==> exp/delta <==
Design armreduced, start of the top module:
module armreduced(
	input clk,
	input reset,
	output[31:0] pc,
	input[31:0] inst,
	input nIRQ,
	output[3:0] be,
	output[31:0] memaddr,
	output memwrite,
	output memread,
	output[31:0] writedata,
	input[31:0] readdata
	);
	wire PCSrcD, PCSrcE, PCSrcM, PCSrcW;
	wire RegWriteD, RegWriteE, RegWriteM, RegWriteW;
	wire MemtoRegD, MemtoRegE, MemtoRegM, MemtoRegW;
	wire MemWriteD, MemWriteE, MemWriteM;
	wire [3:0] ALUControlD, ALUControlE;
	wire BranchD, BranchE, BranchTakenE;
	wire ALUSrcD, ALUSrcE;
	wire FlagWriteD, FlagWriteE;
	wire [1:0] ImmSrcD;
	wire [1:0] RegSrcD;
	wire [3:0] condE;
	wire condEx;
	wire [3:0] NZCV, FlagsE;
	wire newPCSrcE, newRegWriteE, newMemWriteE;
	wire [3:0] ALUFlags;
	wire InvalidRegD, InvalidRegE;
	wire StallF, StallD;
	wire FlushD, FlushE;
	wire FlushCtrlD;
	wire [1:0] ForwardAE, ForwardBE;
	wire[31:0] PCPlus4F, PCBranch;
	wire[31:0] NextPC;
	wire [31:0] PCF;
	wire [31:0] ResultW;
	assign be = 4'b1111;
	assign PCBranch = ALUResultE;
	assign NextPC = (BranchTakenE == 1'b1) ? PCBranch : (PCSrcW == 1'b1) ? ResultW : PCPlus4F;
	RegisterWBIF _RegisterWBIF(.clk(clk), .en(~StallF), .PC(NextPC), .PCF(PCF), .reset(reset));
	wire [31:0] instF;
	wire [31:0] instD;
	assign pc = PCF;
	assign PCPlus4F = PCF + 32'd4;
	RegisterIFID _RegisterIFID(.instF(inst), .clk(clk), .clr(FlushD), .en(~StallD), .instD(instD), .reset(reset));
	wire [1:0] OpcodeD;
	wire [3:0] ReadAddr1, ReadAddr2, WriteAddr, WA3D;
	wire [31:0] ReadData1, ReadData2, ReadData3;
	assign OpcodeD = instD[27:26];
	assign ReadAddr1 = instD[19:16];
	assign ReadAddr2 = (RegSrcD[1] == 1'b0) ? instD[3:0] : instD[15:12];
	assign WA3D = instD[15:12];
	ctrlSig _ctrlSig(.op(OpcodeD), .funct(instD[25:20]), .ALUOp(ALUControlD), .ImmSrc(ImmSrcD), .RegSrc(RegSrcD),  
		.PCSrc(PCSrcD), .RegWrite(RegWriteD), .MemWrite(MemWriteD), .MemtoReg(MemtoRegD), 
		.ALUSrc(ALUSrcD), .Svalue(FlagWriteD), .Branch(BranchD), .InvalidReg(InvalidRegD));
	wire newPCSrcD;
  ...
make LEC_CHECK=0 CAP_MARGIN=20 CELL_PAD_IN_SITES_DETAIL_PLACEMENT=0 CELL_PAD_IN_SITES_GLOBAL_PLACEMENT=0 CORE_ASPECT_RATIO=0.5 CORE_MARGIN=2 CORE_UTILIZATION=70 CTS_CLUSTER_DIAMETER=291 CTS_CLUSTER_SIZE=26 PLACE_DENSITY=0.65 SETUP_SLACK_MARGIN=1.71 SLEW_MARGIN=30 finish   # period 9.63 ns
run.sh (not shown) runs the stock make flow with config.mk's settings and CLKGATE_MAP_FILE=.
==> inputs of exp/violet, as changes to exp/delta <==
==> flow/config.mk (replaced) <==
export PLATFORM = sky130hd
export DESIGN_NAME = armreduced
export DESIGN_NICKNAME = armreduced
export VERILOG_FILES = /design/flow/design.v
export SDC_FILE = /design/flow/constraint.sdc
export NUM_CORES = 4
export LEC_CHECK = 0
export CAP_MARGIN = 20
export CORE_MARGIN = 2
export CORE_UTILIZATION = 59
export SLEW_MARGIN = 20
==> flow/constraint.sdc (replaced) <==
create_clock -name core_clock -period 9.41 [get_ports {clk}]
set_input_delay 1.8820 -clock core_clock [delete_from_list [all_inputs] [get_ports {clk}]]
set_output_delay 1.8820 -clock core_clock [all_outputs]
set_load 0.01 [all_outputs]
==> inputs of exp/nickel, as changes to exp/delta <==
==> flow/config.mk (replaced) <==
export PLATFORM = sky130hd
export DESIGN_NAME = armreduced
export DESIGN_NICKNAME = armreduced
export VERILOG_FILES = /design/flow/design.v
export SDC_FILE = /design/flow/constraint.sdc
export NUM_CORES = 4
export LEC_CHECK = 0
export CAP_MARGIN = 20
export CORE_MARGIN = 2
export CORE_UTILIZATION = 41
export SLEW_MARGIN = 20
==> flow/constraint.sdc (replaced) <==
create_clock -name core_clock -period 16.9 [get_ports {clk}]
set_input_delay 3.3800 -clock core_clock [delete_from_list [all_inputs] [get_ports {clk}]]
set_output_delay 3.3800 -clock core_clock [all_outputs]
set_load 0.01 [all_outputs]
==> qor summary <==
	exp/delta	exp/nickel	exp/violet
Number of buffers inserted to repair setup after CTS	65	0	0
Fraction of power consumed by combinational cells	-	22.1%	22.2%
Startpoint of the worst hold path	-	_RegisterEXEMEM.pcoutM[22]	_RegisterEXEMEM.pcoutM[2]
Non-clock buffer total of the final layout	-	274	345
Post-Route Skew	-	0.0401 ns	0.0451 ns
Top contributor to total power	-	the clock network	the clock network
Cell-internal power	-	5.12 mW	9.04 mW
Area of all placed cells without fillers	-	0.0636 sq mm	0.0634 sq mm
Seq cells	-	1010	1010
Combined flip-flop and latch cell area	-	0.0254 sq mm	0.0254 sq mm
Detailed-routed wire length on met3	-	18.9 mm	22.3 mm
Cell count of the worst reg-to-reg path	-	15	16
Cell area reported after detailed placement	0.0558 sq mm	0.0562 sq mm	0.0562 sq mm
Post-Layout Cell Count	-	8216	7721
Critical path type	-	in -> reg	reg -> out
Area of the multi-input gates	-	0.0257 sq mm	0.0256 sq mm
Result of the run	did not finish	timing/DRC/antenna clean	timing/DRC/antenna clean
Failing step	global routing (5_1_grt)	-	-
Core area	0.0751 sq mm	0.128 sq mm	0.0888 sq mm
Flip-flop and latch share of the layout cell area	-	39.9%	40.0%
Crit path from	-	reset	_RegisterWBIF.PCF[4]
TritonCTS clock tree	-	done	done

==> inputs of v19 <==
Starting RTL as in the previous note.
==> flow/config.mk <==
export PLATFORM = sky130hd
export DESIGN_NAME = armreduced
export DESIGN_NICKNAME = armreduced
export VERILOG_FILES = /design/flow/design.v
export SDC_FILE = /design/flow/constraint.sdc
export NUM_CORES = 4
export LEC_CHECK = 0
export ABC_AREA = 1
export CAP_MARGIN = 20
export CELL_PAD_IN_SITES_DETAIL_PLACEMENT = 0
export CELL_PAD_IN_SITES_GLOBAL_PLACEMENT = 3
export CORE_ASPECT_RATIO = 1.62
export CORE_MARGIN = 2
export CORE_UTILIZATION = 31
export CTS_CLUSTER_DIAMETER = 291
export MAX_ROUTING_LAYER = met4
export PLACE_DENSITY_LB_ADDON = 0.04
export SETUP_SLACK_MARGIN = 1.71
export SLEW_MARGIN = 20
==> flow/constraint.sdc <==
create_clock -name core_clock -period 24.6 [get_ports {clk}]
set_input_delay 4.9200 -clock core_clock [delete_from_list [all_inputs] [get_ports {clk}]]
set_output_delay 4.9200 -clock core_clock [all_outputs]
set_load 0.01 [all_outputs]
==> v20 (differences from v19) <==
- ABC_AREA: 1 -> unset
- CELL_PAD_IN_SITES_DETAIL_PLACEMENT: 0 -> unset
- CELL_PAD_IN_SITES_GLOBAL_PLACEMENT: 3 -> unset
- CORE_ASPECT_RATIO: 1.62 -> unset
- CORE_UTILIZATION: 31 -> 50
- CTS_CLUSTER_DIAMETER: 291 -> unset
- MAX_ROUTING_LAYER: met4 -> unset
- PLACE_DENSITY_LB_ADDON: 0.04 -> unset
- SETUP_SLACK_MARGIN: 1.71 -> unset
==> flow/constraint.sdc (replaced) <==
create_clock -name core_clock -period 9.4 [get_ports {clk}]
set_input_delay 1.8800 -clock core_clock [delete_from_list [all_inputs] [get_ports {clk}]]
set_output_delay 1.8800 -clock core_clock [all_outputs]
set_load 0.01 [all_outputs]
==> GITHUB_STEP_SUMMARY <==
### Metrics collected by this job

| Metric | Value |
|---|---|
| Metal2 WL | `around 160,000 µm` |
| 1st-pass router iterations | `5` |
| Post-Syn Area per Cell | `between 7 and 8 µm²` |
| Critical Path Start Type | `primary input` |
| Critical path class | `primary input to flip-flop` |
| Top cells by count, synth | `nor2_1, nand2_1, inv_1, o21ai_0, edfxtp_1` |
| Max layer used | `met4` |
| CP startpoint | `reset` |
| Register share after synthesis | `a little under half` |
| Syn-to-layout area delta | `20.3%` |
| Outcome | `complete, no violations` |
| Logic share of the area | `about 38%` |
| Cell count in the Yosys report | `roughly 7.2k` |
(the above is from v19)
==> GITHUB_STEP_SUMMARY <==
### Metrics collected by this job

| Metric | Value |
|---|---|
| Outcome | `complete, no violations` |
| CP startpoint | `_RegisterWBIF.PCF[4]` |
| Register share after synthesis | `~48%` |
| Yosys chip area | `between 0.05 and 0.06 mm²` |
| Max layer used | `met5` |
| Cell count in the Yosys report | `between 5k and 6k` |
| Post-Syn Area per Cell | `between 9 and 10 µm²` |
| Syn-to-layout area delta | `20.9%` |
| Logic share of the area | `between 30% and 40%` |
| Critical path class | `flip-flop to output pin` |
| 1st-pass router iterations | `6` |
| Top cells by count, synth | `nor2_1, nand2_1, edfxtp_1, dfxtp_1, clkbuf_1` |
(the above is from v20)
Power figures rest on the tool's default switching activity, not on a simulated workload.
